Design computing_core, start of the top module:
module computing_core(
clk,rst,
load_done,
activate0,
activate1,
activate2,
weight0,
weight1,
weight2,
weight3,
out_psum0,
out_psum1,
out_psum2,
out_psum3,
out_psum_vld
    );
clock: 6.24 ns
lec_check: 0
cap_margin: 20
core_margin: 2
core_utilization: 60
slew_margin: 20
run.sh (not shown) runs the stock make flow with config.mk's settings and CLKGATE_MAP_FILE=.
Change:
Settings changed: CORE_UTILIZATION 60 to 64, SETUP_SLACK_MARGIN from default to 1.32.
Clock period 6.24 ns to 5.33 ns, I/O delays scaled along.
Effect:
- The new run finished but failed the layout checks on setup timing
- clock power climbs by 23%
- sequential power climbs by about 20%
- design area climbs by 0.93%
- first-iteration DRC count climbs by 12%
- hold slack barely changes
Change:
Settings changed: CORE_UTILIZATION 64 to 40, SETUP_SLACK_MARGIN 1.32 to default.
Clock period 5.33 ns to 4.9 ns, I/O delays scaled along.
The new run finished with setup timing left.
Cell area came out higher by 1.9%.
Global-route usage fell by 9.6 points.
Count of clock-buffer cells in the layout increases by 1.
Hold slack is better by 4.8 ps.
First-iteration DRC count goes down by 26%.
Cell count went up by 11%.
Change:
Settings changed: ABC_AREA from default to 1, CORE_UTILIZATION 40 to 72.
Clock period 4.9 ns to 10.1 ns, I/O delays scaled along.
This time the run produced a clean layout; non-clock buffer count drops by 56; design area rises by 2.1%; register-to-register slack improved by 4900 ps; worst setup slack improves by 3400 ps; cell count went up by 15%.
Change:
Settings changed: ABC_AREA 1 to default, CORE_UTILIZATION 72 to 40.
Clock period 10.1 ns to 6.24 ns, I/O delays scaled along.
What happened: Routed wire length fell by 7.2%; setup slack is worse by 2600 ps; clock skew barely changes; worst hold slack barely changes; global-route usage went down by 16 points; core utilization goes down by 34 points; combinational power goes up by 110%; total power rises by 79%.
Change:
Settings changed: CAP_MARGIN 20 to 5, CORE_UTILIZATION 40 to 72, SETUP_SLACK_MARGIN from default to 0.26.
Clock period 6.24 ns to 5.33 ns, I/O delays scaled along.
What happened:
- The new run finished but failed the layout checks on setup timing
- area after synthesis does not change
- clock power goes up by roughly a tenth
- routed wire length goes down slightly
- hold slack got worse by 12 ps
- worst setup slack is worse by 640 ps
- total power came out higher by about a fifth
- via count goes up by a few percent
- die area drops by well over a third
- global-route usage climbs by 15 points
- sequential share of layout area rises by 0.43 points
- clock skew is lower by 3.5 ps

* * *

The RTL this note starts from:
==> flow/design.v <==
`timescale 1ns / 1ps
module mult_gen_0(
    CLK,
    A,
    B,
    P
);
input              CLK;
input      [7:0]   A;
input      [7:0]   B;
output     [7:0]   P;
reg [7:0]  a_reg;
reg [7:0]  b_reg;
reg [7:0]  p_reg0;
reg [7:0]  p_reg1;
assign P = p_reg1;
always @(posedge CLK) begin
    a_reg  <= A;
    b_reg  <= B;
    p_reg0 <= a_reg * b_reg;
    p_reg1 <= p_reg0;
end
endmodule
`timescale 1ns / 1ps
module pe(
clk, 
rst,
in_data, 
in_weight, 
in_psum,
in_data_update, 
in_weight_update, 
in_psum_update,
out_psum, 
out_psum_vld
    );
parameter WIDTH             = 8;
parameter PIPELINE_STAGE    = 3;
input                               clk;
input                               rst;
input   [WIDTH - 1 : 0]             in_data;
input   [WIDTH - 1 : 0]             in_weight;
input   [WIDTH - 1 : 0]         in_psum;
input                               in_data_update;
input                               in_weight_update;
input                               in_psum_update;
output  [WIDTH - 1 : 0]         out_psum;
output                              out_psum_vld;
reg     [WIDTH - 1 : 0]             in_data_reg;
reg     [WIDTH - 1 : 0]             in_weight_reg;
reg     [WIDTH - 1 : 0]             in_psum_reg;
wire                                in_update;
wire    [WIDTH - 1 : 0]         out_mult;
reg     [WIDTH - 1 : 0]         in_psum_pipeline        [0 : PIPELINE_STAGE - 1];
reg                                 out_psum_vld_pipeline   [0 : PIPELINE_STAGE];
integer i;
mult_gen_0 mult_unit (
  .CLK(clk),   
  .A(in_data_reg),       
  .B(in_weight_reg),       
  .P(out_mult)       
);
assign in_update = (in_data_update | in_weight_update | in_psum_update);
assign out_psum = in_psum_pipeline[PIPELINE_STAGE-1] + out_mult;
assign out_psum_vld = out_psum_vld_pipeline[PIPELINE_STAGE];
always @(posedge clk) begin
    if(rst) begin
        in_data_reg <= 0;
        in_weight_reg <= 0;
        in_psum_reg <= 0;
    end
    else begin
        if(in_data_update) begin
            in_data_reg <= in_data;
        end
        if(in_weight_update) begin
            in_weight_reg <= in_weight;
        end
        if(in_psum_update) begin
            in_psum_reg <= in_psum;
        end
    end
end
always @(posedge clk) begin
    if(rst) begin
        for(i = 0; i <= PIPELINE_STAGE; i = i + 1) begin: zero_init_out_psum_vld
            out_psum_vld_pipeline[i] <= 0;
        end 
    end
    else begin
        out_psum_vld_pipeline[0] <= in_update;
        for(i = 0; i < PIPELINE_STAGE; i = i + 1) begin: pipeline_stage_out_psum_vld
            out_psum_vld_pipeline[i+1] <= out_psum_vld_pipeline[i];
        end 
    end
end
always @(posedge clk) begin
    if(rst) begin
        for(i = 0; i <= PIPELINE_STAGE - 1; i = i + 1) begin: zero_init_in_psum
            in_psum_pipeline[i] <= 0;
        end 
    end
    else begin
        in_psum_pipeline[0] <= in_psum_reg;
        for(i = 0; i < PIPELINE_STAGE - 1; i = i + 1) begin: pipeline_stage_in_psum
            in_psum_pipeline[i+1] <= in_psum_pipeline[i];
        end 
    end
end
endmodule
`timescale 1ns / 1ps
module pmul(
clk,rst,
in_update,
in_data2,
in_data1,
in_data0,
in_weight2,
in_weight1,
in_weight0,
psum,
psum_vld
    );
    parameter WIDTH = 8;
    input clk;
    input rst;
    input [WIDTH-1:0] in_data2;
    input [WIDTH-1:0] in_data1;
    input [WIDTH-1:0] in_data0;
    input [WIDTH-1:0] in_weight2;
    input [WIDTH-1:0] in_weight1;
    input [WIDTH-1:0] in_weight0;
    input wire        in_update;
    output [WIDTH-1:0]psum;
    output            psum_vld;
    wire [2:0] out_psum_vld;
    wire [WIDTH-1:0] out_psum [0:2];
    assign psum = out_psum[2] + out_psum[1] + out_psum[0];
    assign psum_vld = (out_psum_vld == 3'b111);
    pe pe2( .clk(clk), .rst(rst), 
            .in_data(in_data2), .in_weight(in_weight2), .in_psum(0), 
            .in_data_update(in_update), .in_weight_update(in_update), .in_psum_update(in_update), 
            .out_psum(out_psum[2]), .out_psum_vld(out_psum_vld[2]));
    pe pe1( .clk(clk), .rst(rst), 
            .in_data(in_data1), .in_weight(in_weight1), .in_psum(0), 
            .in_data_update(in_update), .in_weight_update(in_update), .in_psum_update(in_update), 
            .out_psum(out_psum[1]), .out_psum_vld(out_psum_vld[1]));
    pe pe0( .clk(clk), .rst(rst), 
            .in_data(in_data0), .in_weight(in_weight0), .in_psum(0), 
            .in_data_update(in_update), .in_weight_update(in_update), .in_psum_update(in_update), 
            .out_psum(out_psum[0]), .out_psum_vld(out_psum_vld[0]));
endmodule
`timescale 1ns / 1ps
module pcore(
    clk,rst,
    in_update,  
    activate2,
    activate1,
    activate0,
    weight2,
    weight1,
    weight0,
    out_psum,
    out_psum_vld
    );
    parameter WIDTH = 8;
    input wire                      clk,rst,in_update;
    input  wire [3*WIDTH-1:0]       activate2;
    input  wire [3*WIDTH-1:0]       activate1;
    input  wire [3*WIDTH-1:0]       activate0;
    input  wire [3*WIDTH-1:0]       weight2;
    input  wire [3*WIDTH-1:0]       weight1;
    input  wire [3*WIDTH-1:0]       weight0;
    output wire [WIDTH-1:0]         out_psum;
    output wire                     out_psum_vld;
    wire        [WIDTH-1:0]         psum[0:2];
    wire        [2:0]               psum_vld;
    assign out_psum = psum[2] + psum[1] + psum[0];
    assign out_psum_vld = psum_vld[2] & psum_vld[1] & psum_vld[0];
    pmul #(.WIDTH(WIDTH))p2(.clk(clk), .rst(rst), 
         .in_update(in_update), 
         .in_data2(activate2[3*WIDTH-1:2*WIDTH]), .in_data1(activate2[2*WIDTH-1:1*WIDTH]), .in_data0(activate2[1*WIDTH-1:0]), 
         .in_weight2(weight2[3*WIDTH-1:2*WIDTH]), .in_weight1(weight2[2*WIDTH-1:1*WIDTH]), .in_weight0(weight2[1*WIDTH-1:0]), 
         .psum(psum[2]), .psum_vld(psum_vld[2]));
    pmul #(.WIDTH(WIDTH))p1(.clk(clk), .rst(rst), 
         .in_update(in_update), 
         .in_data2(activate1[3*WIDTH-1:2*WIDTH]), .in_data1(activate1[2*WIDTH-1:1*WIDTH]), .in_data0(activate1[1*WIDTH-1:0]), 
         .in_weight2(weight1[3*WIDTH-1:2*WIDTH]), .in_weight1(weight1[2*WIDTH-1:1*WIDTH]), .in_weight0(weight1[1*WIDTH-1:0]), 
         .psum(psum[1]), .psum_vld(psum_vld[1]));
    pmul #(.WIDTH(WIDTH))p0(.clk(clk), .rst(rst), 
         .in_update(in_update), 
         .in_data2(activate0[3*WIDTH-1:2*WIDTH]), .in_data1(activate0[2*WIDTH-1:1*WIDTH]), .in_data0(activate0[1*WIDTH-1:0]), 
         .in_weight2(weight0[3*WIDTH-1:2*WIDTH]), .in_weight1(weight0[2*WIDTH-1:1*WIDTH]), .in_weight0(weight0[1*WIDTH-1:0]), 
         .psum(psum[0]), .psum_vld(psum_vld[0]));
endmodule
`timescale 1ns / 1ps
module computing_core(
clk,rst,
load_done,
activate0,
activate1,
activate2,
weight0,
weight1,
weight2,
weight3,
out_psum0,
out_psum1,
out_psum2,
out_psum3,
out_psum_vld
    );
    parameter WIDTH = 8;
    input  wire                 clk,rst,load_done;
    input  wire  [9*WIDTH-1:0]   weight0,weight1,weight2,weight3;
    input  wire [3*WIDTH-1:0]   activate0;
    input  wire [3*WIDTH-1:0]   activate1;
    input  wire [3*WIDTH-1:0]   activate2;
    output wire [WIDTH-1:0]     out_psum0;
    output wire [WIDTH-1:0]     out_psum1;
    output wire [WIDTH-1:0]     out_psum2;
    output wire [WIDTH-1:0]     out_psum3;
    output wire                 out_psum_vld;
    wire [3:0]      psum_vld;
    assign out_psum_vld = psum_vld[0] & psum_vld[1] & psum_vld[2] & psum_vld[3];
    pcore #(.WIDTH(WIDTH))p0(.clk(clk), .rst(rst), .in_update(load_done),
            .activate2(activate0),
            .activate1(activate1),
            .activate0(activate2),
            .weight2({weight0[64+:8], weight0[56+:8], weight0[48+:8]}),
            .weight1({weight0[40+:8], weight0[32+:8], weight0[24+:8]}),
            .weight0({weight0[16+:8], weight0[8+:8],  weight0[0+:8]}),
            .out_psum(out_psum0), .out_psum_vld(psum_vld[0]));
    pcore #(.WIDTH(WIDTH))p1(.clk(clk), .rst(rst), .in_update(load_done),
            .activate2(activate0),
            .activate1(activate1),
            .activate0(activate2),
            .weight2({weight1[64+:8], weight1[56+:8], weight1[48+:8]}),
            .weight1({weight1[40+:8], weight1[32+:8], weight1[24+:8]}),
            .weight0({weight1[16+:8], weight1[8+:8] , weight1[0+:8]}),
            .out_psum(out_psum1), .out_psum_vld(psum_vld[1]));
    pcore #(.WIDTH(WIDTH))p2(.clk(clk), .rst(rst), .in_update(load_done),
            .activate2(activate0),
            .activate1(activate1),
            .activate0(activate2),
            .weight2({weight2[64+:8], weight2[56+:8], weight2[48+:8]}),
            .weight1({weight2[40+:8], weight2[32+:8], weight2[24+:8]}),
            .weight0({weight2[16+:8], weight2[8+:8] , weight2[0+:8]}),
            .out_psum(out_psum2), .out_psum_vld(psum_vld[2]));
    pcore #(.WIDTH(WIDTH))p3(.clk(clk), .rst(rst), .in_update(load_done),
            .activate2(activate0),
            .activate1(activate1),
            .activate0(activate2),
            .weight2({weight3[64+:8], weight3[56+:8], weight3[48+:8]}),
            .weight1({weight3[40+:8], weight3[32+:8], weight3[24+:8]}),
            .weight0({weight3[16+:8], weight3[8+:8] , weight3[0+:8]}),
            .out_psum(out_psum3), .out_psum_vld(psum_vld[3]));
endmodule
export LEC_CHECK = 0
export ABC_AREA = 1
export CAP_MARGIN = 20
export CORE_MARGIN = 2
export CORE_UTILIZATION = 71
export CTS_CLUSTER_SIZE = 18
export HOLD_SLACK_MARGIN = 0.3
export SETUP_SLACK_MARGIN = 0.89
export SLEW_MARGIN = 20
create_clock -name core_clock -period 3.47 [get_ports {clk}]
The starting point completed, yet does not pass: negative setup slack.
Rerun with:
ABC_AREA = unset   (was 1)
CORE_UTILIZATION = 40   (was 71)
CTS_CLUSTER_SIZE = unset   (was 18)
HOLD_SLACK_MARGIN = unset   (was 0.3)
SETUP_SLACK_MARGIN = 1.4   (was 0.89)
clock period = 6.24 ns   (was 3.47 ns; I/O delays follow)
This time the run reached the layout checks and failed them: antenna violations.
Setup slack gains 3.0 ns.
Clock-buffer cell count rose by 18.
Via count shrinks by about 40%.
Register-to-register slack gains 2.8 ns.
Worst hold slack improved by 0.012 ns.
Clock skew shrinks by 0.019 ns.
Total power falls by about 47%.
Final area went down by about 15%.
Flip-flop count is unchanged.
Rerun with:
CORE_UTILIZATION = 70   (was 40)
CTS_CLUSTER_SIZE = 24   (was unset)
SETUP_SLACK_MARGIN = -0.35   (was 1.4)
clock period = 4.77 ns   (was 6.24 ns; I/O delays follow)
What happened:
- With this change the flow finished but failed the layout checks on negative setup slack
- clock-buffer cell count drops by 8
- wire length drops by a few percent
- hold slack gets worse by 0.012 ns
- setup slack gets worse by 1.3 ns
- area after synthesis is unchanged
- non-clock buffer count climbs by 74
- total power climbs by a quarter to a third
- sequential power climbs by a quarter to a third
Rerun with:
CORE_UTILIZATION = 67   (was 70)
CTS_CLUSTER_SIZE = 34   (was 24)
SETUP_SLACK_MARGIN = unset   (was -0.35)
clock period = 5.62 ns   (was 4.77 ns; I/O delays follow)
What happened: The new run finished with negative setup slack left. Setup slack improves by 0.79 ns. Non-clock buffer count decreases by 63. Final area hardly moves. Combinational power shrinks by about a fifth. Die size came out higher by a few percent. Worst hold slack gains 0.0048 ns.
Power is estimated from default activity; no workload was simulated.
